===== run.sh =====
#!/bin/bash
# the make line also repeats each setting of config.mk as NAME=value (left out here)
make -C /OpenROAD-flow-scripts/flow DESIGN_CONFIG=/design/flow/config.mk WORK_HOME=/design/flow/orfs CLKGATE_MAP_FILE= finish

===== config.mk =====
export PLATFORM = sky130hd
export DESIGN_NAME = Datapath
export DESIGN_NICKNAME = Datapath
export VERILOG_FILES = /design/flow/design.v
export SDC_FILE = /design/flow/constraint.sdc
export NUM_CORES = 4
export LEC_CHECK = 0
export CAP_MARGIN = 20
export CELL_PAD_IN_SITES_DETAIL_PLACEMENT = 1
export CORE_MARGIN = 2
export CORE_UTILIZATION = 48
export PLACE_DENSITY_LB_ADDON = 0.15
export SLEW_MARGIN = 20

===== constraint.sdc =====
create_clock -name core_clock -period 39.1 [get_ports {clk}]
set_input_delay 7.8200 -clock core_clock [delete_from_list [all_inputs] [get_ports {clk}]]
set_output_delay 7.8200 -clock core_clock [all_outputs]
set_load 0.01 [all_outputs]

===== design.v =====
`timescale 1ns / 1ps
module PC(
    input clk,                  
    input rst,                  
    input load,                 
    input [15:0] data,          
    output reg [15:0] count     
);
    always @(posedge clk or posedge rst) begin
        if (rst) begin
            count <= 16'b0;     
        end else if (load) begin
            count <= data;      
        end else begin
            count <= count + 1;  
        end
    end
endmodule
module ControlUnit (
    input [3:0] opcode,       
    output reg mem_read,      
    output reg mem_write,     
    output reg reg_write,     
    output reg [3:0] alu_op,  
    output reg pc_write,      
    output reg branch_eq,     
    output reg branch_ne,     
    output reg imm_load       
);
    always @(*) begin
        mem_read = 0;
        mem_write = 0;
        reg_write = 0;
        alu_op = 4'b0000;
        pc_write = 0;
        branch_eq = 0;
        branch_ne = 0;
        imm_load = 0;
        case (opcode)
            4'b0000: begin  
                alu_op = 4'b0000;  
                reg_write = 1;
            end
            4'b0001: begin  
                alu_op = 4'b0001;  
                reg_write = 1;
            end
            4'b0010: begin  
                alu_op = 4'b0010;  
                reg_write = 1;
            end
            4'b0011: begin  
                alu_op = 4'b0011;  
                reg_write = 1;
            end
            4'b0100: begin  
                alu_op = 4'b0100;  
                reg_write = 1;
            end
            4'b0101: begin  
                alu_op = 4'b0101;  
                reg_write = 1;
            end
            4'b0110: begin  
                alu_op = 4'b0110;  
                reg_write = 1;
            end
            4'b0111: begin  
                alu_op = 4'b0111;  
                reg_write = 1;
            end
            4'b1000: begin  
                alu_op = 4'b1000;  
                mem_read = 1;
                reg_write = 1;
            end
            4'b1001: begin  
                alu_op = 4'b1001;  
                mem_write = 1;
            end
            4'b1010: begin  
                alu_op = 4'b1010;  
                reg_write = 1;
            end
            4'b1011: begin  
                imm_load = 1;
                reg_write = 1;
            end
            4'b1100: begin  
                alu_op = 4'b1100;  
                pc_write = 1;
            end
            4'b1101: begin  
                alu_op = 4'b1101;  
                branch_eq = 1;
            end
            4'b1110: begin  
                alu_op = 4'b1110;  
                branch_ne = 1;
            end
            4'b1111: begin  
            end
            default: begin
                alu_op = 4'b0000;
            end
        endcase
        if (mem_write) begin
            pc_write = 0;  
        end
        if (mem_read) begin
            pc_write = 0;  
        end
    end
endmodule
`timescale 1ns / 1ps
module RegisterFile(
    input clk,                      
    input rst,                      
    input [3:0] read_addr1,         
    input [3:0] read_addr2,         
    input [3:0] write_addr,         
    input [15:0] write_data,        
    input write_enable,             
    output reg [15:0] read_data1,   
    output reg [15:0] read_data2    
);
    reg [15:0] registers [0:15];
    always @(*) begin
        read_data1 = registers[read_addr1];
        read_data2 = registers[read_addr2];
    end
    always @(posedge clk or posedge rst) begin
        if (rst) begin
         integer i;
            for (i = 0; i < 16; i = i + 1) begin
                registers[i] <= 16'b0;
            end
        end else if (write_enable) begin
            registers[write_addr] <= write_data;
        end
    end
endmodule
`timescale 1ns / 1ps
module alu(
    input clk,                
    input rst,                
    input load,               
    input en,                 
    input wr_en,              
    input [3:0] OPsel,        
    input [15:0] A,           
    input [15:0] B,           
    output reg [15:0] result,  
    output reg Z,             
    output reg N,             
    output reg C,             
    output reg V,             
    output [15:0] pc_out,     
    output [15:0] mem_data,   
    output        mem_en,      
    output        mem_wr_en,   
    output [15:0] mem_addr,    
    output [15:0] mem_wr_data, 
    input  [15:0] mem_rd_data  
);
    reg pc_load;  
    PC pc_inst(
        .clk(clk),
        .rst(rst),
        .load(pc_load),
        .data(B),        
        .count(pc_out)   
    );
    reg [15:0] wr_data;  
    assign mem_en      = en;
    assign mem_wr_en   = wr_en;
    assign mem_addr    = B;        
    assign mem_wr_data = wr_data;
    assign mem_data    = mem_rd_data;  
    always @(*) begin
        result = 16'b0;
        wr_data = A;
        pc_load = 0;
        Z = 0;
        N = 0;
        C = 0;
        V = 0;
        case (OPsel)
            4'b0000: begin  
                {C, result} = A + B;                 
                V = (~A[15] & ~B[15] & result[15]) | (A[15] & B[15] & ~result[15]);  
            end
            4'b0001: begin  
                {C, result} = A - B;                 
                V = (A[15] & ~B[15] & ~result[15]) | (~A[15] & B[15] & result[15]);  
            end
            4'b0010: result = A * B;                 
            4'b0011: result = (B != 0) ? A / B : 16'b0;  
            4'b0100: result = A & B;                 
            4'b0101: result = A | B;                 
            4'b0110: result = A ^ B;                 
            4'b0111: result = ~A;                    
            4'b1000: result = mem_data;              
            4'b1001: wr_data = A;                    
            4'b1100: begin                           
                pc_load = 1;                         
            end
            4'b1101: begin                           
                if (!Z)
                    pc_load = 1;                     
            end
            4'b1110: begin                           
                if (Z)
                    pc_load = 1;                     
            end
            4'b1111: ;                               
            default: result = 16'b0;                 
        endcase
        Z = (result == 16'b0) ? 1'b1 : 1'b0;   
        N = result[15];                        
    end
endmodule
`timescale 1ns / 1ps
module Datapath(
    input clk,
    input rst,
    input [15:0] gpio_in,
    output [15:0] gpio_out,
    output [15:0] imem_addr,
    input  [15:0] imem_rdata,
    output        dmem_en,
    output        dmem_we,
    output [15:0] dmem_addr,
    output [15:0] dmem_wdata,
    input  [15:0] dmem_rdata
);
    wire [15:0] instruction;
    wire [3:0] opcode;
    wire [3:0] rs1, rs2, rd;
    wire [15:0] imm;
    wire [15:0] A, B;
    wire [15:0] alu_result;
    wire [15:0] mem_data;
    wire [15:0] pc_out;
    wire mem_read, mem_write, reg_write, pc_write, branch_eq, branch_ne, imm_load;
    wire [3:0] alu_op;
    PC pc_inst (
        .clk(clk),
        .rst(rst),
        .load(pc_write),
        .data(alu_result),    
        .count(pc_out)
    );
    assign imem_addr = pc_out;
    assign instruction = imem_rdata;
    assign opcode = instruction[15:12];
    assign rs1 = instruction[11:8];
    assign rs2 = instruction[7:4];
    assign rd = instruction[3:0];
    assign imm = instruction[7:0];  
    ControlUnit cu (
        .opcode(opcode),
        .mem_read(mem_read),
        .mem_write(mem_write),
        .reg_write(reg_write),
        .alu_op(alu_op),
        .pc_write(pc_write),
        .branch_eq(branch_eq),
        .branch_ne(branch_ne),
        .imm_load(imm_load)
    );
    RegisterFile rf (
        .clk(clk),
        .rst(rst),
        .read_addr1(rs1),
        .read_addr2(rs2),
        .write_addr(rd),
        .write_data(alu_result),    
        .write_enable(reg_write),
        .read_data1(A),
        .read_data2(B)
    );
    alu alu_inst (
        .clk(clk),
        .rst(rst),
        .load(pc_write),
        .en(mem_read | mem_write),
        .wr_en(mem_write),
        .OPsel(alu_op),
        .A(A),
        .B(B),
        .result(alu_result),
        .Z(),
        .N(),
        .C(),
        .V(),
        .pc_out(),      
        .mem_data(mem_data),
        .mem_en(dmem_en),
        .mem_wr_en(dmem_we),
        .mem_addr(dmem_addr),
        .mem_wr_data(dmem_wdata),
        .mem_rd_data(dmem_rdata)
    );
    assign gpio_out = A;   
endmodule

==> impl_metrics.yaml, run 1 <==
# physical design summary
worst_setup_path:
  cp.buffers_inverters: 13
  crit_cells: 148
  worstPathRequired_ns: 39.55
  max_stage_delay_ns: 0.49
  worstSetupPathType: "in -> reg"
  cp_max_fo: 12
  r2r_cells: 146
  end_kind: "register"
  critPathMostFrequentCell: "o21a_1"
  cp-endpoint: "rf.registers[8][0]$_DFFE_PP0P_"
  crit_arrival_ns: 38.33
  reg2reg_to: "rf.registers[8][0]$_DFFE_PP0P_"
  cp_top_family: "AND-OR/OR-AND gates"
  r2r_slack_ns: 8.51
  r2r_start: "rf.registers[15][5]$_DFFE_PP0P_"
  crit_start: "imem_rdata[5]"
  cpMaxStageDelayCell: "o41a_1"
  start_kind: "primary input"
clock_network:
  cts_sinks: 272
  cts_made_buffers: 28
  cts_root_buffer: "clkbuf_16"
  clockBufferDepth: 3
  cts_hold_buf: 0
  htreeDepth: 1
  clkSlewWorstSetupHoldPaths_ns: 0.07
  insertion_delay_ns: 0.59
  cts_tree: "done"
synthesis:
  numSynthFlops: 272
  synthTopCellsByCount: "400 x nand2_1, 309 x o21ai_0, 296 x nor2_1"
  synth_cells: 3449
  yosysWarnings: 5
  synth_seq_share: 0.241
  yosysUniqueCellTypes: 120
  adder_share: 0.162
  simple_gate_area_frac: 0.192
  ys_sh_mux: 0.0547
  fp_nets: 3816
  aoi_share: 0.242
  synth_top_cell_by_count: "nand2_1"
  synth_area_sq_mm: 0.0283
  avgSynthCellArea_sq_um: 8.20
  synthArstFlopShare: 1.00
  synth-xor-area-share: 0.0380
  ff_type: "dfrtp_1"
  area_leaders: "dfrtp_1 24%, ha_1 10%, fa_1 5.7%"
  netlist.area_leader.share: 0.241
  largest_area_cell: "dfrtp_1"
  ys_cells: 3449
  edf_count: 0
  synthTopLogicFamily: "AND-OR/OR-AND gates"
  synth_chip_area_sq_mm: 0.0283
placed_design:
  hpwl_mm: 96.0
  place_congestion: 0.995
  dp.cells: 4424
  place_area_sq_mm: 0.0318
  port_buffers: 99
  post-place-ws_ns: -1.07
global_routing:
  grt_antenna_before_repair: 3
  grt_pass1_vias: 30800
  grt_max_degree: 125
  grt_pass1_wl_mm: 193
  grt_usage: 0.422
  grt_overflow_total: 0
final_timing:
  final-max-slew-violation-count: 0
  fin_ws_ns: 1.22
  min_period_ns: 37.88
  worst_pin_slew_ns: 1.13
  finalSetupViolations: 0
  hold_violations: 0
  fmax_mhz: 26.4
  period_used_share: 0.969
  slew_headroom: 0.237
  clock_skew_ns: 0.0222
status:
  outcome: "finished clean"
die:
  die_area_sq_mm: 0.0609
  fp_util: 0.488
  die-height_microns: 247
  ios: 116
  dieWidth_microns: 247
  coreArea_sq_mm: 0.0580
  fp-row-count: 88
finish:
  utilization: 0.575
  fillerInstances: 6965
  stdcell_area_sq_mm: 0.0334
  stdcell_count: 4498
  finalNetCount: 4078
  syn2layout_area_growth_pct: 17.9
routing:
  drc: 0
  drtIter0Drc: 3430
  wl_per_cell_microns: 29.4
  wirelength_mm: 132
  dr_total_vias: 30300
  drt_first_pass_iters: 6
  ant_nets: 0
  avgViaCountPerCell: 6.73
hold_path:
  hold_path_depth: 2
  min_from: "rf.registers[6][8]$_DFFE_PP0P_"
  min_path_type: "reg -> reg"
  whs_endpoint: "rf.registers[6][8]$_DFFE_PP0P_"
job:
  drv_cap: 0
  warnings: 66
## routing by layer
metal	global-route usage	vias up	wire, microns
li1	-	12900	-
met1	0.573	15300	54400
met2	0.646	1715	56900
met3	0.101	405	14700
met4	0.167	0	6320
met5	0	-	0
## timing repair
item | 4_1_cts | 5_1_grt
setup endpoints to repair | 16 | 32
pin swaps | 0 | 25
buffers inserted | 3 | 15
gates cloned | 0 | 3
resized | 8 | 101
## layout make-up
| type | instances | area, sq um | share of cell area |
|---|---|---|---|
| Inverter | 215 | 817 | 0.0245 |
| Multi-Input combinational cell | 2732 | 20000 | 0.600 |
| Clock buffer | 39 | 813 | 0.0244 |
| Clock inverter | 11 | 133 | 0.00397 |
| Antenna cell | 2 | 5.00 | 0.000150 |
| Timing Repair Buffer | 462 | 3820 | 0.114 |
| Sequential cell | 272 | 6810 | 0.204 |
| Tap cell | 765 | 957 | 0.0287 |
## per-stage QoR
| step | hold slack [ns] | setup TNS [ns] |
|---|---|---|
| after floorplan | 0.458 | 0 |
| final | 0.508 | 0 |
| after global routing | 0.540 | -4.83 |
| after CTS | 0.507 | 0 |
| after detailed placement | 0.492 | -16.67 |
| after global placement | 0.477 | -4.98 |
==> inputs of run 2 (changes only) <==
- CAP_MARGIN: 20 -> 0
- CORE_ASPECT_RATIO: unset -> 0.67
- CORE_MARGIN: 2 -> 7
- CORE_UTILIZATION: 48 -> 52
- CTS_CLUSTER_DIAMETER: unset -> 35
- CTS_CLUSTER_SIZE: unset -> 65
- GPL_ROUTABILITY_DRIVEN: unset -> 1
- HOLD_SLACK_MARGIN: unset -> -0.1
- MIN_ROUTING_LAYER: unset -> met2
- PLACE_DENSITY: unset -> 0.62
- PLACE_DENSITY_LB_ADDON: 0.15 -> unset
- SETUP_SLACK_MARGIN: unset -> 5.0
- TNS_END_PERCENT: unset -> 45
- clock period: 39.1 -> 49.7 ns (I/O delays scaled with it)
==> impl_metrics.yaml, run 2 <==
# implementation run metrics
status:
  outcome: "did not finish"
  stop_stage: "global routing"
  error: "[ERROR GRT-0116] Global routing finished with congestion. Check the congestion regions in the DRC Viewer."
placed_design:
  port_buffers: 99
  place_area_sq_mm: 0.0306
  place_congestion: 1.15
  dp.cells: 4232
  hpwl_mm: 106
  post-place-ws_ns: 2.65
die:
  dieWidth_microns: 299
  coreArea_sq_mm: 0.0534
  die_area_sq_mm: 0.0613
  fp-row-count: 69
  die-height_microns: 205
  fp_util: 0.530
  ios: 116
synthesis:
  largest_area_cell: "dfrtp_1"
  adder_share: 0.162
  synthTopLogicFamily: "AND-OR/OR-AND gates"
  aoi_share: 0.242
  yosysWarnings: 5
  ys_sh_mux: 0.0547
  area_leaders: "dfrtp_1 24%, ha_1 10%, fa_1 5.7%"
  yosysUniqueCellTypes: 120
  edf_count: 0
  synth_seq_share: 0.241
  numSynthFlops: 272
  netlist.area_leader.share: 0.241
  synth_chip_area_sq_mm: 0.0283
  avgSynthCellArea_sq_um: 8.20
  ys_cells: 3449
  synthArstFlopShare: 1.00
  synth_cells: 3449
  synth_top_cell_by_count: "nand2_1"
  synthTopCellsByCount: "400 x nand2_1, 309 x o21ai_0, 296 x nor2_1"
  fp_nets: 3816
  synth_area_sq_mm: 0.0283
  synth-xor-area-share: 0.0380
  simple_gate_area_frac: 0.192
  ff_type: "dfrtp_1"
clock_network:
  htreeDepth: 1
  cts_sinks: 272
  cts_root_buffer: "clkbuf_16"
  clockBufferDepth: 3
  cts_made_buffers: 30
  cts_hold_buf: 0
global_routing:
  grt_usage: 0.790
  grt_overflow_total: 207
[run 2: repair_timing]
action                     in CTS
resized                        21
pin swaps                       3
setup endpoints to repair      25
buffers inserted                3
[run 2: stage by stage]
stage          hold slack, ns   util
2_1_floorplan           0.458      -
3_3_place_gp            0.477  0.574
3_5_place_dp            0.496  0.574
4_1_cts                 0.511  0.594
[run 2: metal layers]
layer  track usage  GRT overflow
met1             -             -
met2         0.821             9
met3         0.916           165
met4         0.534             3
met5         0.754            30
==> inputs of run 3 (changes only) <==
- ABC_AREA: unset -> 1
- CAP_MARGIN: 0 -> 15
- CORE_ASPECT_RATIO: 0.67 -> 0.62
- CORE_MARGIN: 7 -> 2
- CORE_UTILIZATION: 52 -> 40
- CTS_CLUSTER_DIAMETER: 35 -> 97
- CTS_CLUSTER_SIZE: 65 -> 74
- GPL_ROUTABILITY_DRIVEN: 1 -> 0
- GPL_TIMING_DRIVEN: unset -> 1
- HOLD_SLACK_MARGIN: -0.1 -> -0.05
- PLACE_DENSITY: 0.62 -> unset
- TNS_END_PERCENT: 45 -> 15
- clock period: 49.7 -> 43.3 ns (I/O delays scaled with it)
==> impl_metrics.yaml, run 3 <==
# implementation run metrics
status:
  error: "[ERROR GRT-0116] Global routing finished with congestion. Check the congestion regions in the DRC Viewer."
  stop_stage: "global routing"
  outcome: "did not finish"
clock_network:
  cts_sinks: 272
  htreeDepth: 1
  cts_root_buffer: "clkbuf_16"
  cts_made_buffers: 8
  cts_hold_buf: 0
  clockBufferDepth: 3
placed_design:
  dp.cells: 4876
  port_buffers: 99
  post-place-ws_ns: -0.740
  hpwl_mm: 90.8
synthesis:
  synth_cells: 3864
  synth-xor-area-share: 0.0382
  ys_cells: 3864
  adder_share: 0.166
  edf_count: 0
  yosysUniqueCellTypes: 65
  largest_area_cell: "dfrtp_1"
  synth_top_cell_by_count: "nand2_1"
  numSynthFlops: 272
  synthArstFlopShare: 1.00
  yosysWarnings: 5
  ff_type: "dfrtp_1"
  area_leaders: "dfrtp_1 25%, nand2_1 15%, ha_1 11%"
  synthTopCellsByCount: "1,133 x nand2_1, 471 x inv_1, 408 x nor2_1"
  avgSynthCellArea_sq_um: 7.11
  synth_seq_share: 0.248
  aoi_share: 0.103
  fp_nets: 4231
  netlist.area_leader.share: 0.248
  synth_area_sq_mm: 0.0275
  synth_chip_area_sq_mm: 0.0275
  ys_sh_mux: 0.0700
  synthTopLogicFamily: "simple AND/OR/NAND/NOR gates"
  simple_gate_area_frac: 0.285
die:
  fp_util: 0.405
  fp-row-count: 75
  die_area_sq_mm: 0.0709
  ios: 116
  die-height_microns: 210
  dieWidth_microns: 337
  coreArea_sq_mm: 0.0678
global_routing:
  grt_usage: 0.618
  grt_overflow_total: 143
## run 3: through the flow
step                       util  setup TNS, ns  area [sq um]  hold slack [ns]
after floorplan               -              0         27600            0.496
after global placement    0.444              0         30100            0.502
after detailed placement  0.444         -10.72         30100            0.499
after CTS                 0.472              0         32000            0.523
## run 3: timing repair
action,in CTS
endpoints found under the setup margin,35
gates cloned,1
buffers inserted,99
pin swaps,94
resized,268
## run 3: layer usage
metal | track usage | overflow
met3 | 0.765 | 107
met5 | 0.539 | 28
met4 | 0.337 | 6
met2 | 0.642 | 2
met1 | - | -
==> inputs of run 4 (changes only) <==
- ABC_AREA: 1 -> 0
- CAP_MARGIN: 15 -> 5
- CELL_PAD_IN_SITES_DETAIL_PLACEMENT: 1 -> 2
- CELL_PAD_IN_SITES_GLOBAL_PLACEMENT: unset -> 0
- CORE_ASPECT_RATIO: 0.62 -> unset
- CORE_MARGIN: 2 -> 10
- CORE_UTILIZATION: 40 -> 60
- CTS_CLUSTER_DIAMETER: 97 -> 133
- GPL_ROUTABILITY_DRIVEN: 0 -> 1
- GPL_TIMING_DRIVEN: 1 -> unset
- HOLD_SLACK_MARGIN: -0.05 -> unset
- MAX_ROUTING_LAYER: unset -> met4
- MIN_ROUTING_LAYER: met2 -> met1
- PLACE_DENSITY_LB_ADDON: unset -> 0.13
- SETUP_SLACK_MARGIN: 5.0 -> unset
- SLEW_MARGIN: 20 -> 30
- TNS_END_PERCENT: 15 -> 45
- clock period: 43.3 -> 34.5 ns (I/O delays scaled with it)
==> impl_metrics.yaml, run 4 <==
# implementation run metrics
die:
  fp_util: 0.608
  dieWidth_microns: 237
  ios: 116
  die-height_microns: 237
  coreArea_sq_mm: 0.0466
  die_area_sq_mm: 0.0562
  fp-row-count: 79
synthesis:
  simple_gate_area_frac: 0.192
  ys_cells: 3449
  netlist.area_leader.share: 0.241
  adder_share: 0.162
  synthTopCellsByCount: "400 x nand2_1, 309 x o21ai_0, 296 x nor2_1"
  synth_area_sq_mm: 0.0283
  ff_type: "dfrtp_1"
  synth-xor-area-share: 0.0380
  ys_sh_mux: 0.0547
  fp_nets: 3816
  aoi_share: 0.242
  synthArstFlopShare: 1.00
  largest_area_cell: "dfrtp_1"
  yosysWarnings: 5
  avgSynthCellArea_sq_um: 8.20
  synth_top_cell_by_count: "nand2_1"
  edf_count: 0
  synth_chip_area_sq_mm: 0.0283
  yosysUniqueCellTypes: 120
  numSynthFlops: 272
  synth_cells: 3449
  synthTopLogicFamily: "AND-OR/OR-AND gates"
  area_leaders: "dfrtp_1 24%, ha_1 10%, fa_1 5.7%"
  synth_seq_share: 0.241
placed_design:
  port_buffers: 99
  place_congestion: 1.10
status:
  stop_stage: "detailed placement"
  error: "Error: detail_place.tcl, 38 bad optional access"
  outcome: "did not finish"
run 4: stage by stage:
| stage | cell area (sq um) | worst slack (ns) |
|---|---|---|
| after floorplan | 28800 | -0.772 |
| after global placement | 34000 | -1.44 |
==> inputs of run 5 (changes only) <==
- ABC_AREA: 0 -> unset
- CAP_MARGIN: 5 -> 15
- CELL_PAD_IN_SITES_DETAIL_PLACEMENT: 2 -> unset
- CELL_PAD_IN_SITES_GLOBAL_PLACEMENT: 0 -> unset
- CORE_MARGIN: 10 -> 2
- CORE_UTILIZATION: 60 -> 43
- CTS_CLUSTER_DIAMETER: 133 -> unset
- CTS_CLUSTER_SIZE: 74 -> 26
- GPL_ROUTABILITY_DRIVEN: 1 -> unset
- MAX_ROUTING_LAYER: met4 -> unset
- MIN_ROUTING_LAYER: met1 -> unset
- PLACE_DENSITY_LB_ADDON: 0.13 -> 0.11
- SETUP_SLACK_MARGIN: unset -> -1.18
- SLEW_MARGIN: 30 -> 20
- TNS_END_PERCENT: 45 -> unset
- clock period: 34.5 -> 42.2 ns (I/O delays scaled with it)
==> impl_metrics.yaml, run 5 <==
# physical design summary
status:
  outcome: "finished clean"
routing:
  avgViaCountPerCell: 6.33
  wl_per_cell_microns: 27.1
  wirelength_mm: 120
  ant_nets: 0
  drt_first_pass_iters: 6
  drc: 0
  dr_total_vias: 28000
  drtIter0Drc: 3655
global_routing:
  grt_overflow_total: 0
  grt_pass1_vias: 26700
  grt_pass1_wl_mm: 176
  grt_max_degree: 128
  grt_usage: 0.349
  grt_antenna_before_repair: 1
placed_design:
  hpwl_mm: 86.1
  port_buffers: 99
  place_area_sq_mm: 0.0307
  place_congestion: 1.01
  post-place-ws_ns: 0.313
final_timing:
  period_used_share: 0.976
  worst_pin_slew_ns: 1.10
  finalSetupViolations: 0
  min_period_ns: 41.18
  hold_violations: 0
  fin_ws_ns: 1.02
  final-max-slew-violation-count: 0
  clock_skew_ns: 0.0208
  fmax_mhz: 24.3
  slew_headroom: 0.261
die:
  ios: 116
  die_area_sq_mm: 0.0679
  die-height_microns: 261
  fp-row-count: 94
  coreArea_sq_mm: 0.0654
  fp_util: 0.433
  dieWidth_microns: 261
clock_network:
  clkSlewWorstSetupHoldPaths_ns: 0.06
  cts_sinks: 272
  cts_tree: "done"
  htreeDepth: 1
  cts_made_buffers: 28
  clockBufferDepth: 3
  cts_hold_buf: 0
  cts_root_buffer: "clkbuf_16"
  insertion_delay_ns: 0.58
worst_setup_path:
  crit_cells: 148
  start_kind: "primary input"
  cpMaxStageDelayCell: "buf_2"
  r2r_start: "rf.registers[13][5]$_DFFE_PP0P_"
  worstSetupPathType: "in -> reg"
  r2r_slack_ns: 9.48
  worstPathRequired_ns: 42.62
  cp-endpoint: "rf.registers[10][0]$_DFFE_PP0P_"
  max_stage_delay_ns: 0.58
  cp.buffers_inverters: 16
  cp_max_fo: 29
  crit_arrival_ns: 41.59
  end_kind: "register"
  reg2reg_to: "rf.registers[10][0]$_DFFE_PP0P_"
  crit_start: "imem_rdata[5]"
  cp_top_family: "AND-OR/OR-AND gates"
  r2r_cells: 146
synthesis:
  synthArstFlopShare: 1.00
  synth_cells: 3449
  synth_seq_share: 0.241
  ff_type: "dfrtp_1"
  avgSynthCellArea_sq_um: 8.20
  numSynthFlops: 272
  yosysUniqueCellTypes: 120
  aoi_share: 0.242
  adder_share: 0.162
  netlist.area_leader.share: 0.241
  simple_gate_area_frac: 0.192
  area_leaders: "dfrtp_1 24%, ha_1 10%, fa_1 5.7%"
  fp_nets: 3816
  ys_sh_mux: 0.0547
  synth-xor-area-share: 0.0380
  edf_count: 0
  synth_chip_area_sq_mm: 0.0283
  synthTopCellsByCount: "400 x nand2_1, 309 x o21ai_0, 296 x nor2_1"
  largest_area_cell: "dfrtp_1"
  yosysWarnings: 5
  synth_top_cell_by_count: "nand2_1"
  synth_area_sq_mm: 0.0283
  ys_cells: 3449
  synthTopLogicFamily: "AND-OR/OR-AND gates"
hold_path:
  min_from: "rf.registers[10][3]$_DFFE_PP0P_"
  min_path_type: "reg -> reg"
  whs_endpoint: "rf.registers[10][3]$_DFFE_PP0P_"
  hold_path_depth: 2
finish:
  finalNetCount: 3903
  syn2layout_area_growth_pct: 12.1
  stdcell_area_sq_mm: 0.0317
job:
  drv_cap: 0
  warnings: 66
-- run 5: layout make-up --
type / instances / area, sq um
clock buffers: 42 / 835
well taps: 864 / 1080
repair buffers: 287 / 2400
clock inverters: 9 / 125
fillers: 6468 / 33700
multi-input cells: 2732 / 19700
diodes: 2 / 5.00
flip-flops and latches: 272 / 6810
inverters: 215 / 817
-- run 5: per-stage QoR --
stage               utilization  setup TNS, ns  hold WS, ns  std cells
floorplan                     -              0        0.458       3449
global placement          0.469              0        0.480       4365
detailed placement        0.469              0        0.489       4365
CTS                       0.484              0        0.505       4416
global route              0.485         -18.48        0.531       4421
finish                    0.485              0        0.505       4423
-- run 5: per-layer routing --
metal  global-route usage  up-vias  share of wire
li1                     -    12600              -
met1                0.501    13700           0.44
met2                0.524     1429           0.42
met3               0.0712      256           0.10
met4                0.110        2          0.037
met5                    0        -       0.000092
-- run 5: repair_timing --
item,4_1_cts,5_1_grt
setup endpoints to repair,0,16
gates resized,0,11
buffers inserted,0,5
==> inputs of run 6 (changes only) <==
- CAP_MARGIN: 15 -> 20
- CORE_UTILIZATION: 43 -> 58
- CTS_CLUSTER_SIZE: 26 -> unset
- MAX_ROUTING_LAYER: unset -> met4
- PLACE_DENSITY_LB_ADDON: 0.11 -> unset
- SETUP_SLACK_MARGIN: -1.18 -> 4.88
- clock period: 42.2 -> 24.2 ns (I/O delays scaled with it)
==> impl_metrics.yaml, run 6 <==
# physical design summary
final_timing:
  hold_violations: 0
  period_used_share: 1.38
  final-max-slew-violation-count: 0
  finalSetupViolations: 80
  rsz0062_at_grt: "true"
  fmax_mhz: 29.9
  worst_pin_slew_ns: 1.15
  slew_headroom: 0.235
  clock_skew_ns: 0.0158
  fin_ws_ns: -9.26
  min_period_ns: 33.46
synthesis:
  ys_sh_mux: 0.0547
  synth_seq_share: 0.241
  area_leaders: "dfrtp_1 24%, ha_1 10%, fa_1 5.7%"
  adder_share: 0.162
  yosysWarnings: 5
  simple_gate_area_frac: 0.192
  ff_type: "dfrtp_1"
  synthTopLogicFamily: "AND-OR/OR-AND gates"
  synth_cells: 3449
  avgSynthCellArea_sq_um: 8.20
  synthTopCellsByCount: "400 x nand2_1, 309 x o21ai_0, 296 x nor2_1"
  synthArstFlopShare: 1.00
  edf_count: 0
  netlist.area_leader.share: 0.241
  aoi_share: 0.242
  fp_nets: 3816
  numSynthFlops: 272
  synth_area_sq_mm: 0.0283
  largest_area_cell: "dfrtp_1"
  synth-xor-area-share: 0.0380
  synth_top_cell_by_count: "nand2_1"
  ys_cells: 3449
  yosysUniqueCellTypes: 120
  synth_chip_area_sq_mm: 0.0283
worst_setup_path:
  cpMaxStageDelayCell: "o32a_1"
  cp.buffers_inverters: 20
  end_kind: "register"
  max_stage_delay_ns: 0.45
  worstPathRequired_ns: 24.61
  crit_cells: 147
  cp_top_family: "AND-OR/OR-AND gates"
  r2r_start: "rf.registers[11][7]$_DFFE_PP0P_"
  worstSetupPathType: "in -> reg"
  r2r_cells: 144
  critPathMostFrequentCell: "o21a_1"
  cp_max_fo: 16
  cp-endpoint: "rf.registers[8][0]$_DFFE_PP0P_"
  reg2reg_to: "rf.registers[8][0]$_DFFE_PP0P_"
  crit_start: "imem_rdata[7]"
  start_kind: "primary input"
  crit_arrival_ns: 33.87
  r2r_slack_ns: -5.01
placed_design:
  port_buffers: 99
  post-place-ws_ns: -9.83
  hpwl_mm: 94.9
  dp.cells: 4829
  place_congestion: 1.09
clock_network:
  insertion_delay_ns: 0.56
  cts_hold_buf: 0
  cts_tree: "done"
  clockBufferDepth: 3
  htreeDepth: 1
  cts_sinks: 272
  cts_made_buffers: 26
  cts_root_buffer: "clkbuf_16"
  clkSlewWorstSetupHoldPaths_ns: 0.07
global_routing:
  grtUsageMet1: 0.657
  grt_overflow_total: 0
  grt_use_met3: 0.184
  busiest_layer: "met2"
  grt_pass1_vias: 34100
  grt_max_degree: 136
  grt_antenna_before_repair: 2
  grt_usage: 0.531
  met2_usage: 0.747
  grt_pass1_wl_mm: 198
routing:
  avgViaCountPerCell: 6.89
  drc: 0
  ant_nets: 0
  wirelength_mm: 135
  dr_total_vias: 34400
  drtIter0Drc: 5450
  wl_per_cell_microns: 27.1
  drt_first_pass_iters: 8
die:
  dieWidth_microns: 225
  die-height_microns: 225
  fp_util: 0.590
  coreArea_sq_mm: 0.0479
  die_area_sq_mm: 0.0506
  fp-row-count: 80
  ios: 116
job:
  drv_cap: 0
  warnings: 72
finish:
  fillerInstances: 3042
  finalNetCount: 4726
  syn2layout_area_growth_pct: 37.8
  stdcell_count: 4996
  seq_area_sq_mm: 0.00681
  logic_area_sq_mm: 0.0208
status:
  check.faults: "setup timing"
  outcome: "failed layout checks"
hold_path:
  min_path_type: "reg -> reg"
  whs_endpoint: "rf.registers[10][7]$_DFFE_PP0P_"
  min_from: "rf.registers[10][7]$_DFFE_PP0P_"
  hold_path_depth: 2
-- run 6: metal layers --
layer / vias to the layer above / routed length, microns
li1: 14200 / -
met1: 16100 / 48300
met2: 3094 / 54700
met3: 990 / 21700
met4: 0 / 10800
met5: - / 0
-- run 6: what timing repair did --
action | in CTS | in global routing
setup endpoints to repair | 128 | 128
gates cloned | 2 | 1
pin swaps | 89 | 65
setup buffers | 78 | 36
resized | 116 | 91
-- run 6: area by class of cell --
type                            count  share of cell area
Multi-Input combinational cell   2732               0.533
Timing Repair Buffer             1112               0.229
Sequential cell                   272               0.175
Inverter                          215              0.0211
Clock buffer                       42              0.0208
Tap cell                          615              0.0197
Clock inverter                      4             0.00125
Antenna cell                        4            0.000257
-- run 6: stage by stage --
stage / instance area (sq um) / setup TNS [ns] / hold WS, ns / util
detailed placement: 36300 / -476.07 / 0.498 / 0.757
floorplan: 28900 / -408.09 / 0.458 / -
finish: 39000 / -412.89 / 0.522 / 0.813
CTS: 38300 / -308.77 / 0.513 / 0.799
global placement: 36300 / -407.66 / 0.482 / 0.757
global route: 39000 / -484.53 / 0.546 / 0.813
==> inputs of run 7 (changes only) <==
- ABC_AREA: unset -> 1
- CELL_PAD_IN_SITES_GLOBAL_PLACEMENT: unset -> 0
- CORE_MARGIN: 2 -> 10
- CORE_UTILIZATION: 58 -> 60
- CTS_CLUSTER_DIAMETER: unset -> 214
- GPL_ROUTABILITY_DRIVEN: unset -> 1
- HOLD_SLACK_MARGIN: unset -> 0.1
- MIN_ROUTING_LAYER: unset -> met1
- PLACE_DENSITY_LB_ADDON: unset -> 0.28
- SETUP_SLACK_MARGIN: 4.88 -> 5.0
- SLEW_MARGIN: 20 -> 30
- TNS_END_PERCENT: unset -> 15
- clock period: 24.2 -> 34.5 ns (I/O delays scaled with it)
==> impl_metrics.yaml, run 7 <==
# implementation run metrics
die:
  die-height_microns: 234
  die_area_sq_mm: 0.0548
  fp_util: 0.606
  dieWidth_microns: 234
  coreArea_sq_mm: 0.0454
  fp-row-count: 78
  ios: 116
synthesis:
  synth-xor-area-share: 0.0382
  synthTopLogicFamily: "simple AND/OR/NAND/NOR gates"
  ys_sh_mux: 0.0700
  ys_cells: 3864
  netlist.area_leader.share: 0.248
  adder_share: 0.166
  numSynthFlops: 272
  synth_area_sq_mm: 0.0275
  edf_count: 0
  largest_area_cell: "dfrtp_1"
  aoi_share: 0.103
  synth_cells: 3864
  synth_seq_share: 0.248
  synthArstFlopShare: 1.00
  yosysUniqueCellTypes: 65
  ff_type: "dfrtp_1"
  synth_top_cell_by_count: "nand2_1"
  simple_gate_area_frac: 0.285
  avgSynthCellArea_sq_um: 7.11
  area_leaders: "dfrtp_1 25%, nand2_1 15%, ha_1 11%"
  synthTopCellsByCount: "1,133 x nand2_1, 471 x inv_1, 408 x nor2_1"
  fp_nets: 4231
  synth_chip_area_sq_mm: 0.0275
  yosysWarnings: 5
placed_design:
  place_congestion: 1.05
  dp.cells: 5020
  port_buffers: 99
  hpwl_mm: 76.8
global_routing:
  grt_overflow_total: 1
  grt_usage: 0.591
status:
  error: "[ERROR GRT-0232] Routing congestion too high. Check the congestion heatmap in the GUI."
  stop_stage: "global routing"
  outcome: "did not finish"
clock_network:
  cts_sinks: 272
  cts_root_buffer: "clkbuf_16"
  cts_hold_buf: 0
  htreeDepth: 1
  clockBufferDepth: 3
  cts_made_buffers: 27
==> run 7: timing repair <==
item	4_1_cts
buffers inserted	372
endpoints found under the setup margin	64
gates resized	193
gates cloned	1
pin swaps	124
==> run 7: metrics by stage <==
step                setup WS [ns]  TNS, ns  cell area [sq um]  hold slack, ns
floorplan                  -0.868   -11.83              27800           0.496
detailed placement          -2.84   -62.50              33600           0.484
CTS                        -0.535    -8.11              37800           0.492
global placement            -2.15   -41.23              33600           0.479
==> run 7: metal layers <==
layer,global-route usage,GRT overflow
met1,0.599,0
met2,0.748,0
met3,0.436,0
met4,0.478,1
met5,-,-
==> inputs of run 8 (changes only) <==
- CELL_PAD_IN_SITES_GLOBAL_PLACEMENT: 0 -> unset
- CORE_MARGIN: 10 -> 2
- CORE_UTILIZATION: 60 -> 52
- CTS_CLUSTER_DIAMETER: 214 -> unset
- GPL_ROUTABILITY_DRIVEN: 1 -> unset
- HOLD_SLACK_MARGIN: 0.1 -> unset
- MAX_ROUTING_LAYER: met4 -> unset
- MIN_ROUTING_LAYER: met1 -> unset
- PLACE_DENSITY_LB_ADDON: 0.28 -> unset
- SETUP_SLACK_MARGIN: 5.0 -> unset
- SLEW_MARGIN: 30 -> 20
- TNS_END_PERCENT: 15 -> unset
- clock period: 34.5 -> 42.1 ns (I/O delays scaled with it)
==> impl_metrics.yaml, run 8 <==
# physical design summary
final_timing:
  holdWs_ns: 0.498
  fmax_mhz: 25.5
  clock_skew_ns: 0.0203
  fin_ws_ns: 2.94
  fin_setup_tns_ns: 0
  hold_violations: 0
  min_period_ns: 39.16
  period_used_share: 0.930
  final-max-slew-violation-count: 0
  slew_headroom: 0.243
  finalSetupViolations: 0
  worst_pin_slew_ns: 1.13
synthesis:
  fp_nets: 4231
  synthTopCellsByCount: "1,133 x nand2_1, 471 x inv_1, 408 x nor2_1"
  synth_top_cell_by_count: "nand2_1"
  synthTopLogicFamily: "simple AND/OR/NAND/NOR gates"
  ys_sh_mux: 0.0700
  yosysWarnings: 5
  aoi_share: 0.103
  ys_cells: 3864
  yosysUniqueCellTypes: 65
  synth_seq_share: 0.248
  adder_share: 0.166
  area_leaders: "dfrtp_1 25%, nand2_1 15%, ha_1 11%"
  simple_gate_area_frac: 0.285
  synth_cells: 3864
  synth_chip_area_sq_mm: 0.0275
  synth_area_sq_mm: 0.0275
  synth-xor-area-share: 0.0382
  largest_area_cell: "dfrtp_1"
  avgSynthCellArea_sq_um: 7.11
  numSynthFlops: 272
  netlist.area_leader.share: 0.248
  synthArstFlopShare: 1.00
  edf_count: 0
  ff_type: "dfrtp_1"
routing:
  drt_first_pass_iters: 6
  highest_layer: "met4"
  routed-wl-met3_mm: 9.18
  dr_total_vias: 27500
  wl_per_cell_microns: 22.8
  avgViaCountPerCell: 5.81
  wirelength_mm: 108
  met2_wirelength_mm: 49.3
  diodes: 0
  drtIter0Drc: 2609
  drc: 0
  ant_nets: 0
  m1WireLength_mm: 42.3
finish:
  logic_area_sq_mm: 0.0186
  finalNetCount: 4385
  utilization: 0.597
  fillerInstances: 4929
  stdcell_count: 4726
  seq_area_sq_mm: 0.00681
  syn2layout_area_growth_pct: 13.9
  stdcell_area_sq_mm: 0.0313
die:
  coreArea_sq_mm: 0.0524
  die_area_sq_mm: 0.0547
  dieWidth_microns: 234
  ios: 116
  fp_util: 0.524
  die-height_microns: 234
  fp-row-count: 84
worst_setup_path:
  cpMaxStageDelayCell: "nor2_4"
  crit_cells: 245
  cp_max_fo: 19
  cp_top_family: "simple AND/OR/NAND/NOR gates"
  critPathMostFrequentCell: "nand2_1"
  r2r_start: "rf.registers[1][0]$_DFFE_PP0P_"
  end_kind: "register"
  crit_start: "imem_rdata[4]"
  r2r_slack_ns: 11.02
  cp-endpoint: "rf.registers[1][0]$_DFFE_PP0P_"
  reg2reg_to: "rf.registers[1][0]$_DFFE_PP0P_"
  cp.buffers_inverters: 24
  worstPathRequired_ns: 42.51
  worstSetupPathType: "in -> reg"
  start_kind: "primary input"
  r2r_cells: 241
  crit_arrival_ns: 39.57
  max_stage_delay_ns: 0.49
job:
  drv_cap: 0
  warnings: 65
clock_network:
  htreeDepth: 1
  cts_root_buffer: "clkbuf_16"
  cts_sinks: 272
  cts_tree: "done"
  insertion_delay_ns: 0.58
  cts_made_buffers: 28
  clockBufferDepth: 3
  clkSlewWorstSetupHoldPaths_ns: 0.06
hold_path:
  min_from: "pc_inst.count[0]$_DFF_PP0_"
  hold_path_depth: 1
  min_path_type: "reg -> reg"
  whs_endpoint: "pc_inst.count[0]$_DFF_PP0_"
global_routing:
  grt_max_degree: 121
  grt_antenna_before_repair: 0
  grt_overflow_total: 0
  grt_pass1_wl_mm: 159
  grt_pass1_vias: 26500
  grt_usage: 0.388
status:
  outcome: "finished clean"
placed_design:
  post-place-ws_ns: -0.296
  place_congestion: 0.983
  place_area_sq_mm: 0.0299
  hpwl_mm: 77.9
  port_buffers: 99
  dp.cells: 4660
run 8: layout make-up:
| cell class | count | area share |
|---|---|---|
| multi-input combinational | 2980 | 0.595 |
| tap | 688 | 0.0275 |
| timing repair buffer | 258 | 0.0702 |
| clock inverter | 9 | 0.00555 |
| sequential | 272 | 0.217 |
| inverter | 478 | 0.0580 |
| clock buffer | 41 | 0.0265 |
run 8: metal layers:
| layer | up-vias | global-route usage |
|---|---|---|
| met4 | 0 | 0.210 |
| met1 | 13100 | 0.490 |
| met2 | 1284 | 0.645 |
| li1 | 12700 | - |
| met5 | - | 0 |
| met3 | 346 | 0.0534 |
run 8: what timing repair did:
item	4_1_cts	5_1_grt
hold buffers	0	0
setup buffers	0	14
setup endpoints to repair	0	32
resized	0	104
endpoints found under the hold margin	0	0
==> inputs of run 9 (changes only) <==
- CORE_UTILIZATION: 52 -> 62
- CTS_CLUSTER_SIZE: unset -> 99
- PLACE_DENSITY: unset -> 0.41
- clock period: 42.1 -> 43.5 ns (I/O delays scaled with it)
==> impl_metrics.yaml, run 9 <==
# physical design summary
clock_network:
  insertion_delay_ns: 0.57
  cts_hold_buf: 0
  htreeDepth: 1
  clockBufferDepth: 3
  cts_root_buffer: "clkbuf_16"
  cts_tree: "done"
  clkSlewWorstSetupHoldPaths_ns: 0.06
  cts_made_buffers: 27
  cts_sinks: 272
synthesis:
  area_leaders: "dfrtp_1 25%, nand2_1 15%, ha_1 11%"
  synth-xor-area-share: 0.0382
  synth_top_cell_by_count: "nand2_1"
  ys_sh_mux: 0.0700
  yosysUniqueCellTypes: 65
  yosysWarnings: 5
  synth_cells: 3864
  netlist.area_leader.share: 0.248
  numSynthFlops: 272
  edf_count: 0
  avgSynthCellArea_sq_um: 7.11
  adder_share: 0.166
  synthTopCellsByCount: "1,133 x nand2_1, 471 x inv_1, 408 x nor2_1"
  synthTopLogicFamily: "simple AND/OR/NAND/NOR gates"
  ff_type: "dfrtp_1"
  synth_area_sq_mm: 0.0275
  largest_area_cell: "dfrtp_1"
  synthArstFlopShare: 1.00
  ys_cells: 3864
  aoi_share: 0.103
  fp_nets: 4231
  synth_chip_area_sq_mm: 0.0275
  simple_gate_area_frac: 0.285
  synth_seq_share: 0.248
hold_path:
  whs_endpoint: "pc_inst.count[0]$_DFF_PP0_"
  min_path_type: "reg -> reg"
  min_from: "pc_inst.count[0]$_DFF_PP0_"
  hold_path_depth: 1
worst_setup_path:
  r2r_slack_ns: 11.34
  critPathMostFrequentCell: "nand2_1"
  r2r_cells: 248
  reg2reg_to: "rf.registers[10][0]$_DFFE_PP0P_"
  cp_top_family: "simple AND/OR/NAND/NOR gates"
  worstPathRequired_ns: 43.91
  crit_cells: 249
  crit_arrival_ns: 41.08
  cp.buffers_inverters: 20
  r2r_start: "rf.registers[4][0]$_DFFE_PP0P_"
  crit_start: "imem_rdata[6]"
  max_stage_delay_ns: 0.44
  cp-endpoint: "rf.registers[10][0]$_DFFE_PP0P_"
  start_kind: "primary input"
  cpMaxStageDelayCell: "a221o_2"
  cp_max_fo: 24
  worstSetupPathType: "in -> reg"
  end_kind: "register"
die:
  ios: 116
  fp_util: 0.624
  dieWidth_microns: 215
  coreArea_sq_mm: 0.0440
  die-height_microns: 215
  fp-row-count: 77
  die_area_sq_mm: 0.0460
finish:
  fillerInstances: 3781
  utilization: 0.701
  finalNetCount: 4365
  syn2layout_area_growth_pct: 12.4
routing:
  diodes: 0
  dr_total_vias: 28100
  drc: 0
  wl_per_cell_microns: 22.6
  drtIter0Drc: 3038
  wirelength_mm: 104
  drt_first_pass_iters: 8
  ant_nets: 0
  avgViaCountPerCell: 6.10
global_routing:
  grt_usage: 0.444
  grt_pass1_wl_mm: 157
  grt_max_degree: 149
  grt_overflow_total: 0
  grt_antenna_before_repair: 3
  grt_pass1_vias: 27800
final_timing:
  fin_ws_ns: 2.83
  fmax_mhz: 24.6
  period_used_share: 0.935
  holdWs_ns: 0.490
  hold_violations: 0
  finalSetupViolations: 0
  clock_skew_ns: 0.0271
  worst_pin_slew_ns: 1.24
  min_period_ns: 40.67
  final-max-slew-violation-count: 0
  slew_headroom: 0.170
job:
  warnings: 69
  drv_cap: 0
placed_design:
  place_congestion: 1.01
  post-place-ws_ns: -0.640
  hpwl_mm: 73.7
  port_buffers: 99
status:
  outcome: "finished clean"
## run 9: routing by layer
| metal | vias up | track usage | routed length [microns] |
|---|---|---|---|
| met5 | - | 0 | 15 |
| met2 | 1693 | 0.717 | 46500 |
| met3 | 554 | 0.0845 | 11300 |
| met1 | 13200 | 0.530 | 37400 |
| li1 | 12700 | - | - |
| met4 | 4 | 0.325 | 9110 |
## run 9: final cells by class
type                            instances  area (sq um)  area share
Clock buffer                           38           777      0.0252
Sequential cell                       272          6810       0.220
Tap cell                              592           741      0.0240
Multi-Input combinational cell       2980         18600       0.602
Inverter                              478          1820      0.0589
Timing Repair Buffer                  239          2020      0.0655
Clock inverter                          9           110     0.00357
## run 9: what timing repair did
| item | in CTS | in global routing |
|---|---|---|
| setup buffers | 0 | 29 |
| gates cloned | 0 | 1 |
| pin swaps | 0 | 21 |
| endpoints found under the setup margin | 13 | 32 |
| gates resized | 1 | 91 |
| hold endpoints to repair | 0 | 0 |
## run 9: metrics by stage
stage	cells	cell area (sq um)	setup TNS, ns
5_1_grt	4608	30900	-3.18
3_5_place_dp	4530	29500	-9.03
2_1_floorplan	3864	27500	0
4_1_cts	4577	30400	0
6_report	4608	30900	0
3_3_place_gp	4528	29500	0
==> inputs of run 10 (changes only) <==
- CORE_UTILIZATION: 62 -> 61
- CTS_CLUSTER_DIAMETER: unset -> 381
- CTS_CLUSTER_SIZE: 99 -> 100
- PLACE_DENSITY: 0.41 -> 0.42
- clock period: 43.5 -> 24.2 ns (I/O delays scaled with it)
==> impl_metrics.yaml, run 10 <==
# implementation run metrics
synthesis:
  synth_cells: 3864
  edf_count: 0
  synth_area_sq_mm: 0.0275
  synth-xor-area-share: 0.0382
  numSynthFlops: 272
  synth_seq_share: 0.248
  adder_share: 0.166
  fp_nets: 4231
  avgSynthCellArea_sq_um: 7.11
  synthArstFlopShare: 1.00
  yosysWarnings: 5
  synth_top_cell_by_count: "nand2_1"
  simple_gate_area_frac: 0.285
  yosysUniqueCellTypes: 65
  synthTopCellsByCount: "1,133 x nand2_1, 471 x inv_1, 408 x nor2_1"
  synth_chip_area_sq_mm: 0.0275
  ys_cells: 3864
  area_leaders: "dfrtp_1 25%, nand2_1 15%, ha_1 11%"
  ys_sh_mux: 0.0700
  aoi_share: 0.103
  ff_type: "dfrtp_1"
  synthTopLogicFamily: "simple AND/OR/NAND/NOR gates"
  netlist.area_leader.share: 0.248
  largest_area_cell: "dfrtp_1"
clock_network:
  cts_root_buffer: "clkbuf_16"
  cts_made_buffers: 6
  clockBufferDepth: 3
  htreeDepth: 1
  cts_sinks: 272
die:
  die-height_microns: 216
  fp_util: 0.620
  fp-row-count: 77
  dieWidth_microns: 216
  die_area_sq_mm: 0.0468
  ios: 116
  coreArea_sq_mm: 0.0443
global_routing:
  grt_overflow_total: 126
  grt_usage: 0.719
placed_design:
  place_area_sq_mm: 0.0354
  hpwl_mm: 85.5
  place_congestion: 1.05
  post-place-ws_ns: -10.38
  port_buffers: 99
status:
  stop_stage: "global routing"
  error: "[ERROR GRT-0116] Global routing finished with congestion. Check the congestion regions in the DRC Viewer."
  outcome: "did not finish"
## run 10: per-layer routing
layer,GRT usage,overflow
met1,0.743,4
met2,0.900,71
met3,0.539,3
met4,0.657,48
met5,0.294,0
## run 10: stage by stage
| stage | setup TNS (ns) | cells |
|---|---|---|
| CTS | -311.05 | 5560 |
| detailed placement | -496.13 | 5250 |
| global placement | -388.12 | 5250 |
| floorplan | -390.81 | 3864 |
## run 10: timing repair
| action | CTS |
|---|---|
| hold buffers | 0 |
| resized | 251 |
| pin swaps | 141 |
| setup buffers | 299 |
| setup endpoints to repair | 80 |
| gates cloned | 3 |
==> inputs of run 11 (changes only) <==
- ABC_AREA: 1 -> unset
- CORE_ASPECT_RATIO: unset -> 0.54
- CORE_UTILIZATION: 61 -> 66
- CTS_CLUSTER_DIAMETER: 381 -> 65
- CTS_CLUSTER_SIZE: 100 -> unset
- MAX_ROUTING_LAYER: unset -> met5
- PLACE_DENSITY: 0.42 -> 0.49
- clock period: 24.2 -> 61.6 ns (I/O delays scaled with it)
==> impl_metrics.yaml, run 11 <==
# physical design summary
status:
  outcome: "finished clean"
routing:
  drc: 0
  ant_nets: 0
  highest_layer: "met5"
  m1WireLength_mm: 44.3
  met2_wirelength_mm: 41.3
  wl_per_cell_microns: 28.7
  avgViaCountPerCell: 7.34
  drtIter0Drc: 5724
  wirelength_mm: 116
  drt_first_pass_iters: 13
  routed-wl-met3_mm: 24.5
  dr_total_vias: 29700
final_timing:
  rsz0062_at_grt: "false"
  worst_pin_slew_ns: 1.19
  min_period_ns: 53.90
  period_used_share: 0.875
  fmax_mhz: 18.6
  finalSetupViolations: 0
  hold_violations: 0
  fin_setup_tns_ns: 0
  clock_skew_ns: 0.0201
  slew_headroom: 0.207
  final-max-slew-violation-count: 0
synthesis:
  aoi_share: 0.242
  area_leaders: "dfrtp_1 24%, ha_1 10%, fa_1 5.7%"
  yosysWarnings: 5
  synthTopLogicFamily: "AND-OR/OR-AND gates"
  numSynthFlops: 272
  largest_area_cell: "dfrtp_1"
  synth-xor-area-share: 0.0380
  ys_cells: 3449
  ys_sh_mux: 0.0547
  netlist.area_leader.share: 0.241
  yosysUniqueCellTypes: 120
  fp_nets: 3816
  synthTopCellsByCount: "400 x nand2_1, 309 x o21ai_0, 296 x nor2_1"
  synthArstFlopShare: 1.00
  synth_seq_share: 0.241
  synth_area_sq_mm: 0.0283
  edf_count: 0
  synth_top_cell_by_count: "nand2_1"
  simple_gate_area_frac: 0.192
  synth_cells: 3449
  synth_chip_area_sq_mm: 0.0283
  adder_share: 0.162
  ff_type: "dfrtp_1"
  avgSynthCellArea_sq_um: 8.20
worst_setup_path:
  worstPathRequired_ns: 62.00
  crit_arrival_ns: 54.30
  r2r_cells: 141
  worstSetupPathType: "in -> reg"
  crit_start: "imem_rdata[7]"
  reg2reg_to: "rf.registers[7][0]$_DFFE_PP0P_"
  cp-endpoint: "rf.registers[7][0]$_DFFE_PP0P_"
  cp.buffers_inverters: 11
  cpMaxStageDelayCell: "nor4_4"
  end_kind: "register"
  max_stage_delay_ns: 0.87
  r2r_slack_ns: 20.70
  r2r_start: "rf.registers[6][9]$_DFFE_PP0P_"
  cp_max_fo: 61
  critPathMostFrequentCell: "o21ai_0"
  start_kind: "primary input"
  crit_cells: 142
  cp_top_family: "AND-OR/OR-AND gates"
global_routing:
  grt_pass1_vias: 27700
  grt_max_degree: 120
  grt_usage: 0.510
  grt_antenna_before_repair: 7
  grt_pass1_wl_mm: 171
  grt_overflow_total: 0
placed_design:
  place_congestion: 1.07
  place_area_sq_mm: 0.0297
  port_buffers: 99
  hpwl_mm: 83.9
finish:
  seq_area_sq_mm: 0.00681
  logic_area_sq_mm: 0.0196
  stdcell_area_sq_mm: 0.0305
  syn2layout_area_growth_pct: 7.88
  finalNetCount: 3824
  fillerInstances: 3277
die:
  die_area_sq_mm: 0.0446
  ios: 116
  fp-row-count: 55
  die-height_microns: 156
  fp_util: 0.673
  dieWidth_microns: 286
  coreArea_sq_mm: 0.0420
hold_path:
  whs_endpoint: "pc_inst.count[0]$_DFF_PP0_"
  hold_path_depth: 1
  min_path_type: "reg -> reg"
  min_from: "pc_inst.count[0]$_DFF_PP0_"
clock_network:
  clkSlewWorstSetupHoldPaths_ns: 0.07
  cts_sinks: 272
  clockBufferDepth: 3
  cts_root_buffer: "clkbuf_16"
  htreeDepth: 1
  cts_resized: 0
  cts_hold_buf: 0
  cts_made_buffers: 23
  cts_tree: "done"
  cts_setup_buffers: 0
  insertion_delay_ns: 0.55
job:
  drv_cap: 0
  warnings: 69
## run 11: routing by layer
layer / track usage / vias up
met1: 0.690 / 14000
met3: 0.328 / 566
met4: 0.179 / 16
met2: 0.635 / 2723
li1: - / 12400
met5: 0.0272 / -
## run 11: stage by stage
stage          utilization  instances  hold slack [ns]  setup WS, ns
4_1_cts              0.725       4042            0.509          9.99
3_5_place_dp         0.707       4001            0.493          9.68
5_1_grt              0.726       4043            0.522          6.14
2_1_floorplan            -       3449            0.458         18.40
3_3_place_gp         0.707       4001            0.475         10.91
6_report             0.726       4048            0.509          7.70
## run 11: final cells by class
class | count | share of cell area
diodes | 5 | 0.000410
multi-input cells | 2732 | 0.642
clock buffers | 32 | 0.0213
repair buffers | 213 | 0.0594
flip-flops and latches | 272 | 0.223
clock inverters | 9 | 0.00332
inverters | 215 | 0.0268
well taps | 570 | 0.0234
==> inputs of run 12 (changes only) <==
- ABC_AREA: unset -> 1
- CAP_MARGIN: 20 -> 15
- CELL_PAD_IN_SITES_DETAIL_PLACEMENT: unset -> 1
- CORE_ASPECT_RATIO: 0.54 -> 0.62
- CORE_UTILIZATION: 66 -> 40
- CTS_CLUSTER_SIZE: unset -> 74
- GPL_ROUTABILITY_DRIVEN: unset -> 0
- GPL_TIMING_DRIVEN: unset -> 1
- HOLD_SLACK_MARGIN: unset -> -0.05
- MAX_ROUTING_LAYER: met5 -> unset
- MIN_ROUTING_LAYER: unset -> met2
- PLACE_DENSITY: 0.49 -> unset
- SETUP_SLACK_MARGIN: unset -> 5.0
- TNS_END_PERCENT: unset -> 40
- clock period: 61.6 -> 60.7 ns (I/O delays scaled with it)
==> impl_metrics.yaml, run 12 <==
# implementation run metrics
status:
  outcome: "did not finish"
  stop_stage: "global routing"
  error: "[ERROR GRT-0116] Global routing finished with congestion. Check the congestion regions in the DRC Viewer."
synthesis:
  yosysUniqueCellTypes: 65
  avgSynthCellArea_sq_um: 7.11
  synth-xor-area-share: 0.0382
  synth_cells: 3864
  synth_seq_share: 0.248
  synth_area_sq_mm: 0.0275
  synthTopLogicFamily: "simple AND/OR/NAND/NOR gates"
  ys_sh_mux: 0.0700
  synthArstFlopShare: 1.00
  numSynthFlops: 272
  yosysWarnings: 5
  edf_count: 0
  fp_nets: 4231
  ff_type: "dfrtp_1"
  largest_area_cell: "dfrtp_1"
  adder_share: 0.166
  netlist.area_leader.share: 0.248
  aoi_share: 0.103
  synth_top_cell_by_count: "nand2_1"
  synth_chip_area_sq_mm: 0.0275
  area_leaders: "dfrtp_1 25%, nand2_1 15%, ha_1 11%"
  synthTopCellsByCount: "1,133 x nand2_1, 471 x inv_1, 408 x nor2_1"
  ys_cells: 3864
  simple_gate_area_frac: 0.285
die:
  dieWidth_microns: 337
  die-height_microns: 210
  fp_util: 0.405
  ios: 116
  die_area_sq_mm: 0.0709
  fp-row-count: 75
  coreArea_sq_mm: 0.0678
global_routing:
  grt_overflow_total: 15
  grt_usage: 0.586
clock_network:
  clockBufferDepth: 3
  cts_made_buffers: 13
  htreeDepth: 1
  cts_sinks: 272
  cts_resized: 0
  cts_hold_buf: 0
  cts_setup_buffers: 0
  cts_root_buffer: "clkbuf_16"
placed_design:
  post-place-ws_ns: 9.27
  place_area_sq_mm: 0.0299
  port_buffers: 99
  hpwl_mm: 87.2
## run 12: per-stage QoR
| stage | utilization | std cells | hold slack [ns] |
|---|---|---|---|
| 4_1_cts | 0.448 | 4876 | 0.524 |
| 3_5_place_dp | 0.440 | 4855 | 0.505 |
| 3_3_place_gp | 0.440 | 4855 | 0.500 |
| 2_1_floorplan | - | 3864 | 0.496 |
## run 12: metal layers
layer  global-route usage  GRT overflow
met4                0.338             6
met5                0.515             1
met2                0.594             0
met3                0.735             8
met1                    -             -
==> inputs of run 13 (changes only) <==
- CAP_MARGIN: 15 -> 20
- CELL_PAD_IN_SITES_DETAIL_PLACEMENT: 1 -> unset
- CORE_ASPECT_RATIO: 0.62 -> unset
- CORE_UTILIZATION: 40 -> 69
- CTS_CLUSTER_DIAMETER: 65 -> 400
- CTS_CLUSTER_SIZE: 74 -> 97
- GPL_ROUTABILITY_DRIVEN: 0 -> unset
- GPL_TIMING_DRIVEN: 1 -> unset
- HOLD_SLACK_MARGIN: -0.05 -> unset
- MIN_ROUTING_LAYER: met2 -> unset
- PLACE_DENSITY: unset -> 0.41
- SETUP_SLACK_MARGIN: 5.0 -> unset
- TNS_END_PERCENT: 40 -> unset
- clock period: 60.7 -> 34.2 ns (I/O delays scaled with it)
==> impl_metrics.yaml, run 13 <==
# implementation run metrics
synthesis:
  synthTopCellsByCount: "1,133 x nand2_1, 471 x inv_1, 408 x nor2_1"
  edf_count: 0
  yosysUniqueCellTypes: 65
  aoi_share: 0.103
  area_leaders: "dfrtp_1 25%, nand2_1 15%, ha_1 11%"
  synth_chip_area_sq_mm: 0.0275
  synth-xor-area-share: 0.0382
  yosysWarnings: 5
  numSynthFlops: 272
  avgSynthCellArea_sq_um: 7.11
  ys_sh_mux: 0.0700
  ys_cells: 3864
  synth_cells: 3864
  netlist.area_leader.share: 0.248
  adder_share: 0.166
  synth_top_cell_by_count: "nand2_1"
  synth_seq_share: 0.248
  ff_type: "dfrtp_1"
  synth_area_sq_mm: 0.0275
  synthTopLogicFamily: "simple AND/OR/NAND/NOR gates"
  simple_gate_area_frac: 0.285
  fp_nets: 4231
  largest_area_cell: "dfrtp_1"
  synthArstFlopShare: 1.00
placed_design:
  dp.cells: 4936
  place_congestion: 1.08
  port_buffers: 99
  hpwl_mm: 79.6
  place_area_sq_mm: 0.0334
die:
  ios: 116
  fp_util: 0.695
  die-height_microns: 204
  die_area_sq_mm: 0.0414
  fp-row-count: 73
  dieWidth_microns: 204
  coreArea_sq_mm: 0.0395
status:
  stop_stage: "global routing"
  outcome: "did not finish"
  error: "[ERROR GRT-0116] Global routing finished with congestion. Check the congestion regions in the DRC Viewer."
clock_network:
  cts_sinks: 272
  cts_made_buffers: 6
  clockBufferDepth: 3
  htreeDepth: 1
  cts_root_buffer: "clkbuf_16"
global_routing:
  grt_usage: 0.899
  grt_overflow_total: 1363
run 13: what timing repair did:
item,CTS
cloned,1
setup endpoints to repair,32
hold buffers,0
resized,241
pin swaps,96
setup buffers,257
run 13: layer usage:
| metal | GRT overflow | GRT usage |
|---|---|---|
| met4 | 356 | 0.901 |
| met1 | 105 | 0.871 |
| met5 | 11 | 0.610 |
| met3 | 74 | 0.770 |
| met2 | 817 | 1.06 |
run 13: metrics by stage:
step,setup slack (ns)
4_1_cts,-0.539
3_5_place_dp,-3.67
3_3_place_gp,-2.06
2_1_floorplan,-1.11
